==> flow/design.v (excerpt) <==
module IOTDF( clk, rst, in_en, iot_in, fn_sel, busy, valid, iot_out);
export LEC_CHECK = 0
export ABC_AREA = 0
export CAP_MARGIN = 0
export CELL_PAD_IN_SITES_DETAIL_PLACEMENT = 0
export CORE_ASPECT_RATIO = 0.91
export CORE_MARGIN = 2
export CORE_UTILIZATION = 50
export HOLD_SLACK_MARGIN = -0.06
export MAX_ROUTING_LAYER = met4
export PLACE_DENSITY = 0.51
export SETUP_SLACK_MARGIN = 0.93
export SLEW_MARGIN = 20
export TNS_END_PERCENT = 75
create_clock -name core_clock -period 3.34 [get_ports {clk}]
run.sh (not shown) runs the stock make flow with config.mk's settings and CLKGATE_MAP_FILE=.
The starting point finished but failed the layout checks on setup timing.
==> next run, changes <==
- ABC_AREA: 0 -> default
- CAP_MARGIN: 0 -> 20
- CELL_PAD_IN_SITES_DETAIL_PLACEMENT: 0 -> default
- CORE_ASPECT_RATIO: 0.91 -> default
- CORE_UTILIZATION: 50 -> 30
- HOLD_SLACK_MARGIN: -0.06 -> default
- MAX_ROUTING_LAYER: met4 -> default
- PLACE_DENSITY: 0.51 -> default
- SETUP_SLACK_MARGIN: 0.93 -> 0.1
- TNS_END_PERCENT: 75 -> default
- clock period: 3.34 -> 5.88 ns (I/O delays scaled with it)
=>
- The changed run completed with no timing, DRC or antenna violations
- hold slack gains 6.9 ps
- cell area goes down by 15%
- wire length rises by 1.4%
- die area came out higher by 65%
- register-to-register slack improves by 1600 ps
- flip-flop count does not change
- utilization shrinks by 35 points
- setup slack gets better by 1600 ps
- first-iteration DRC count came out lower by 32%
- critical path depth is lower by 1
==> next run, changes <==
- ABC_AREA: default -> 1
- CORE_ASPECT_RATIO: default -> 1.45
- CORE_UTILIZATION: 30 -> 72
- CTS_CLUSTER_DIAMETER: default -> 373
- CTS_CLUSTER_SIZE: default -> 98
- PLACE_DENSITY: default -> 0.4
- clock period: 5.88 -> 3.66 ns (I/O delays scaled with it)
=> This time the run failed in global routing on GRT-0116. Area after synthesis goes down slightly. Die area falls by well over a third. Synthesized cell count rises by a quarter to a third.
==> next run, changes <==
- CORE_ASPECT_RATIO: 1.45 -> default
- CTS_CLUSTER_DIAMETER: 373 -> default
- CTS_CLUSTER_SIZE: 98 -> default
- PLACE_DENSITY: 0.4 -> 0.39
- clock period: 3.66 -> 2.28 ns (I/O delays scaled with it)
This time the run stopped in detailed placement on DPL-0033.
Synthesized area stays the same.
Die area hardly moves.
Synthesized cell count stays the same.
==> next run, changes <==
- ABC_AREA: 1 -> default
- CORE_UTILIZATION: 72 -> 19
- PLACE_DENSITY: 0.39 -> default
- clock period: 2.28 -> 6.53 ns (I/O delays scaled with it)
After rerunning: Now the flow completed with no timing, DRC or antenna violations. Area after synthesis climbs by 1.3%. Synthesized cell count fell by 19%. Die size climbs to 3.8 times its value.
==> next run, changes <==
- CORE_UTILIZATION: 19 -> 66
- CTS_CLUSTER_DIAMETER: default -> 314
- CTS_CLUSTER_SIZE: default -> 41
- SETUP_SLACK_MARGIN: 0.1 -> default
- clock period: 6.53 -> 4.15 ns (I/O delays scaled with it)
Effect: The new run failed in global routing. Synthesized cell count does not change. Die area fell by 71%. Synthesized area is unchanged.

========
Setup of xenon:
Starting RTL as in the previous note.
export LEC_CHECK = 0
export ABC_AREA = 0
export CAP_MARGIN = 0
export CELL_PAD_IN_SITES_DETAIL_PLACEMENT = 2
export CORE_ASPECT_RATIO = 1.92
export CORE_MARGIN = 2
export CORE_UTILIZATION = 22
export CTS_CLUSTER_SIZE = 83
export GPL_ROUTABILITY_DRIVEN = 0
export GPL_TIMING_DRIVEN = 0
export HOLD_SLACK_MARGIN = -0.06
export MAX_ROUTING_LAYER = met4
export PLACE_DENSITY_LB_ADDON = 0.15
export SLEW_MARGIN = 20
export TNS_END_PERCENT = 75
create_clock -name core_clock -period 3.44 [get_ports {clk}]
Status xenon: flow complete, layout not clean - max-capacitance violations, max-slew violations, negative setup slack
Changes in lagoon relative to xenon:
- CORE_UTILIZATION: 22 -> 57
- CELL_PAD_IN_SITES_DETAIL_PLACEMENT: 2 -> 0
- PLACE_DENSITY_LB_ADDON: 0.15 -> 0.19
- GPL_ROUTABILITY_DRIVEN: 0 -> unset
- CTS_CLUSTER_SIZE: 83 -> unset
- GPL_TIMING_DRIVEN: 0 -> unset
- CORE_ASPECT_RATIO: 1.92 -> 1.44
- the clock period (ns, I/O delays scaled along): 3.44 -> 5.29
[summary]
xenon -> stages 100% | layout checks FAIL | max-capacitance violations, max-slew violations, negative setup slack. lagoon did not finish; the tool stopped in 5_1_grt with error GRT-0116. In the flow results for xenon and lagoon, the buffers inserted during post-CTS setup optimization is larger on xenon. As of lagoon, post-DP HPWL had fallen by more than a quarter compared to xenon. Of lagoon and xenon, it is lagoon that has the higher floorplan-stage core utilization. Looking at core box area across both flows, lagoon is the stronger of the two, with xenon trailing. | die area | lagoon vs xenon | better |. Relative to xenon, the cell area reported after detailed placement measured on lagoon has decreased by a few percent.
Input changes introduced in onyx (baseline for comparison: lagoon):
- TNS_END_PERCENT removed (was 75)
- MAX_ROUTING_LAYER removed (was met4)
- SETUP_SLACK_MARGIN newly set to 0.1
- HOLD_SLACK_MARGIN removed (was -0.06)
- PLACE_DENSITY_LB_ADDON removed (was 0.19)
- CAP_MARGIN changed from 0 to 20
- CORE_UTILIZATION changed from 57 to 30
- ABC_AREA removed (was 0)
- CORE_ASPECT_RATIO removed (was 1.44)
- CELL_PAD_IN_SITES_DETAIL_PLACEMENT removed (was 0)
- the clock period (ns, I/O delays scaled along) changed from 5.29 to 4.79
Findings:
onyx: complete, dirty (negative setup slack). On chip area line of the yosys report, lagoon and onyx are neck and neck. Reported for lagoon and onyx, post-synthesis instance total turned out identical to the last digit. onyx gives more number of clock buffers inserted by TritonCTS than lagoon did. Estimated wirelength of the detail-placed design, lagoon and onyx, higher one = onyx. onyx: minimum setup slack after placement is 0.071 ns lower than what lagoon reported. | total instance count after detailed placement | onyx vs lagoon | 861 higher |. Reported for lagoon and onyx, post-synthesis xor/xnor area fraction turned out identical to the last digit. Netlist area before placement: lagoon vs onyx identical. The final reports for onyx and lagoon show die area higher in the former. Overall die height (lower): lagoon.

========
IOTDF again, from the RTL that the note above started with.
export LEC_CHECK = 0
export ABC_AREA = 1
export CAP_MARGIN = 0
export CELL_PAD_IN_SITES_DETAIL_PLACEMENT = 0
export CORE_ASPECT_RATIO = 1.14
export CORE_MARGIN = 2
export CORE_UTILIZATION = 41
export CTS_CLUSTER_DIAMETER = 336
export CTS_CLUSTER_SIZE = 62
export GPL_TIMING_DRIVEN = 0
export HOLD_SLACK_MARGIN = 0.29
export MAX_ROUTING_LAYER = met4
export PLACE_DENSITY_LB_ADDON = 0.19
export SETUP_SLACK_MARGIN = 0.99
export SLEW_MARGIN = 20
export TNS_END_PERCENT = 15
create_clock -name core_clock -period 3.44 [get_ports {clk}]
The starting point stopped in global routing.
Change:
- ABC_AREA: 1 -> 0
- CORE_ASPECT_RATIO: 1.14 -> 0.53
- CORE_UTILIZATION: 41 -> 39
- CTS_CLUSTER_DIAMETER: 336 -> default
- CTS_CLUSTER_SIZE: 62 -> default
- GPL_TIMING_DRIVEN: 0 -> default
- HOLD_SLACK_MARGIN: 0.29 -> -0.06
- PLACE_DENSITY_LB_ADDON: 0.19 -> 0.03
- SETUP_SLACK_MARGIN: 0.99 -> default
- TNS_END_PERCENT: 15 -> 75
Result: This time the run finished but fails on setup timing. Die size is higher by about 6.6%. Synthesized area came out higher by 1.3%. Synthesized cell count goes down by about 20%.

========
## run A
IOTDF again, from the RTL that the note above started with.
make LEC_CHECK=0 ABC_AREA=0 CAP_MARGIN=0 CELL_PAD_IN_SITES_DETAIL_PLACEMENT=0 CORE_ASPECT_RATIO=1.92 CORE_MARGIN=2 CORE_UTILIZATION=57 HOLD_SLACK_MARGIN=0.27 MAX_ROUTING_LAYER=met4 SETUP_SLACK_MARGIN=0.38 SLEW_MARGIN=20 TNS_END_PERCENT=75 finish   # period 1.45 ns
Status(run A) = ERROR, stage = 5_1_grt
The following lists how run B was set up differently from run A:
- CORE_ASPECT_RATIO no longer set, was 1.92
- CELL_PAD_IN_SITES_DETAIL_PLACEMENT no longer set, was 0
- CORE_UTILIZATION now 40, was 57
- TNS_END_PERCENT no longer set, was 75
- SETUP_SLACK_MARGIN now 0.1, was 0.38
- MAX_ROUTING_LAYER no longer set, was met4
- ABC_AREA no longer set, was 0
- HOLD_SLACK_MARGIN no longer set, was 0.27
- CAP_MARGIN now 20, was 0
- the clock period (ns, I/O delays scaled along) now 4.05, was 1.45
Notes after the runs:
- The flow completed for run B, but it is not clean: the layout still shows negative setup slack.
- Number of levels in the clock H-tree: run B vs run A — no meaningful difference
- When the final numbers for run A and run B were put side by side, the cell resize tally after clock tree synthesis turned out to be smaller in run B.
- Number of placed I/O pins came out exactly the same in run A and run B.
- Number of buffers added by the clock tree synthesis step is higher on run B
- Taking run B over run A, the cell area after placement ratio works out to 0.927.
- Core area: run A and run B compared, higher one is run B
- Compare run A and run B | floorplan die area higher: run B
- Between run A and run B, number of cells after detailed placement is higher for run A, run B comes in under that.
Here is what was changed in the inputs of run C compared with run B.
- CORE_ASPECT_RATIO: unset -> 1.67
- CORE_UTILIZATION: 40 -> 58
- SETUP_SLACK_MARGIN: 0.1 -> -0.45
- HOLD_SLACK_MARGIN: unset -> 0.29
- the clock period (ns, I/O delays scaled along): 4.05 -> 4.85
==> results <==
Comparing number of setup buffers added after CTS for run C and run B, the smaller number came from run C.
Run C: GRT-0116 in 5_1_grt -> run aborted
Going from run B to run C, area of the core went down by 31%; total placed cells including tap cells went down by 677; pre-CTS worst setup slack went up; number of instances resized during post-cts repair went down by 65.
What run D does differently from run C at the input level:
- CTS_CLUSTER_SIZE newly set to 98
- CORE_UTILIZATION changed from 58 to 72
- PLACE_DENSITY newly set to 0.4
- CTS_CLUSTER_DIAMETER newly set to 373
- HOLD_SLACK_MARGIN removed (was 0.29)
- SETUP_SLACK_MARGIN changed from -0.45 to 0.1
- CORE_ASPECT_RATIO removed (was 1.67)
- the clock period (ns, I/O delays scaled along) changed from 4.85 to 3.66
- Seen in the log of run D: GRT-0116 during 5_1_grt, after which the run never completed.
- [run D] starting utilization of the core area rose 14 points relative to run C
- For standard-cell row count, dividing the value from run C by the value from run D gives 1.4.
- Relative to run C, floorplan die width has increased by 29 um in run D.
- Run D vs run C: die size down
- Compared with run C, area after detailed placement in run D increased by a few percent.
[inputs] run E vs run D
- a deleted PLACE_DENSITY that had been 0.4
- a change of CORE_UTILIZATION from 72 to 48
- a deleted CTS_CLUSTER_SIZE that had been 98
- a change of SETUP_SLACK_MARGIN from 0.1 to -0.45
- a deleted CTS_CLUSTER_DIAMETER that had been 373
- a change of the clock period (ns, I/O delays scaled along) from 3.66 to 4.85
Notes after the runs:
Reported for run D and run E, total of flip-flops plus latches after synthesis turned out identical to the last digit. Against run D as the reference, run E delivers a higher area of the die. The fraction of the core area occupied by cells at floorplan of run E is lower than that of run D. Summary of run E over run D: combined area of all synthesized cells held; worst-case setup slack after placement moved up. Run E ended up with a higher number of H-tree levels than run D did. Of run D and run E, the run reporting the higher number of buffers inserted to repair setup after CTS was run D. Height of the chip grows by more than 10% when moving from run D to run E. Run E has placed cell area below what run D had. Run E had finished all stages when the layout checks came back failing, citing negative setup slack. Run E ended up with a higher TritonCTS buffer count than run D did. Comparing run E against run D, there is no change at all in number of sinks driven by the clock tree.
For run F, these inputs were changed with respect to run E:
- CORE_UTILIZATION changed from 48 to 46
- SETUP_SLACK_MARGIN changed from -0.45 to -0.26
- the clock period (ns, I/O delays scaled along) changed from 4.85 to 4.62
### Flow results
Of run F and run E, none finishes clean.
Finished, but not clean: run F, with negative setup slack.
Run E -> stages 100% | layout checks FAIL | negative setup slack
Final total negative setup slack up 30.54 ns in run F wrt run E
Delta (run F minus run E): number of buffers created by CTS rose by 1, ratio of final minimum period to clock period fell by 1.9 points.
Compared to run E, run F has final tally of setup violations 20% higher.
Comparing run F and run E, post-route worst setup slack is lower on run E.

========
run 1:
Starting RTL as in the previous note.
clock: 1.5 ns
lec_check: 0
abc_area: 0
cap_margin: 0
cell_pad_in_sites_detail_placement: 0
core_aspect_ratio: 1.92
core_margin: 2
core_utilization: 57
cts_cluster_diameter: 41
hold_slack_margin: -0.08
max_routing_layer: met4
slew_margin: 20
tns_end_percent: 75
The flow ended early for run 1: it failed with a tool error in global routing.
Here is what was changed in the inputs of run 2 compared with run 1.
# run 1
export LEC_CHECK = 0
export ABC_AREA = 0
export CAP_MARGIN = 0
export CELL_PAD_IN_SITES_DETAIL_PLACEMENT = 0
export CORE_ASPECT_RATIO = 1.92
export CORE_MARGIN = 2
export CORE_UTILIZATION = 57
export CTS_CLUSTER_DIAMETER = 41
export HOLD_SLACK_MARGIN = -0.08
export MAX_ROUTING_LAYER = met4
export SLEW_MARGIN = 20
export TNS_END_PERCENT = 75
create_clock -name core_clock -period 1.5 [get_ports {clk}]
# run 2
export LEC_CHECK = 0
export ABC_AREA = 0
export CAP_MARGIN = 0
export CELL_PAD_IN_SITES_DETAIL_PLACEMENT = 0
export CORE_ASPECT_RATIO = 1.92
export CORE_MARGIN = 2
export CORE_UTILIZATION = 61
export CTS_CLUSTER_DIAMETER = 302
export HOLD_SLACK_MARGIN = -0.06
export MAX_ROUTING_LAYER = met4
export SLEW_MARGIN = 20
export TNS_END_PERCENT = 75
create_clock -name core_clock -period 1.48 [get_ports {clk}]
## What came out
Diff run 1..run 2 | synthesized cell count | unchanged. Run 2 gives less cell count after placement than run 1 did. Comparing run 1 and run 2, floorplan row count is lower on run 2. NOTE number of buffers inserted during clock tree synthesis run 1->run 2 decreased by more than 10%. Status(run 2) = ERROR, stage = global routing. Taking run 1 as the reference point, the setup slack after placement of run 2 rises by 0.53 ns. Cell area after placement for run 2 is lower than for run 1. Re core area: run 1 and run 2 aren't equal, and the lower value belongs to run 2.
Inputs modified between run 2 and run 3:
# run 2
export LEC_CHECK = 0
export ABC_AREA = 0
export CAP_MARGIN = 0
export CELL_PAD_IN_SITES_DETAIL_PLACEMENT = 0
export CORE_ASPECT_RATIO = 1.92
export CORE_MARGIN = 2
export CORE_UTILIZATION = 61
export CTS_CLUSTER_DIAMETER = 302
export HOLD_SLACK_MARGIN = -0.06
export MAX_ROUTING_LAYER = met4
export SLEW_MARGIN = 20
export TNS_END_PERCENT = 75
create_clock -name core_clock -period 1.48 [get_ports {clk}]
# run 3
export LEC_CHECK = 0
export ABC_AREA = 0
export CAP_MARGIN = 0
export CELL_PAD_IN_SITES_DETAIL_PLACEMENT = 0
export CORE_ASPECT_RATIO = 1.92
export CORE_MARGIN = 2
export CORE_UTILIZATION = 40
export HOLD_SLACK_MARGIN = -0.06
export MAX_ROUTING_LAYER = met4
export PLACE_DENSITY_LB_ADDON = 0.04
export SETUP_SLACK_MARGIN = 0.84
export SLEW_MARGIN = 20
export TNS_END_PERCENT = 75
create_clock -name core_clock -period 3.44 [get_ports {clk}]
### Flow results
- Run 3 terminated abnormally: global routing reported GRT-0116.
- Comparing run 2 against run 3, there is no change at all in post-synthesis instance area.
- Going from run 2 to run 3, starting density of the core shrinks by 22 points.
- Taking run 2 as 1.0, run 3 lands at 0.813 on last weighted congestion value of the routability-driven placer.
- Diff run 2 -> run 3: top-level port count held; row count went up 28.
- Die outline height | run 3 above run 2
- Diff run 2 -> run 3: area of the die increased 51%, area share of xor/xnor cells in the synthesized design essentially unchanged.
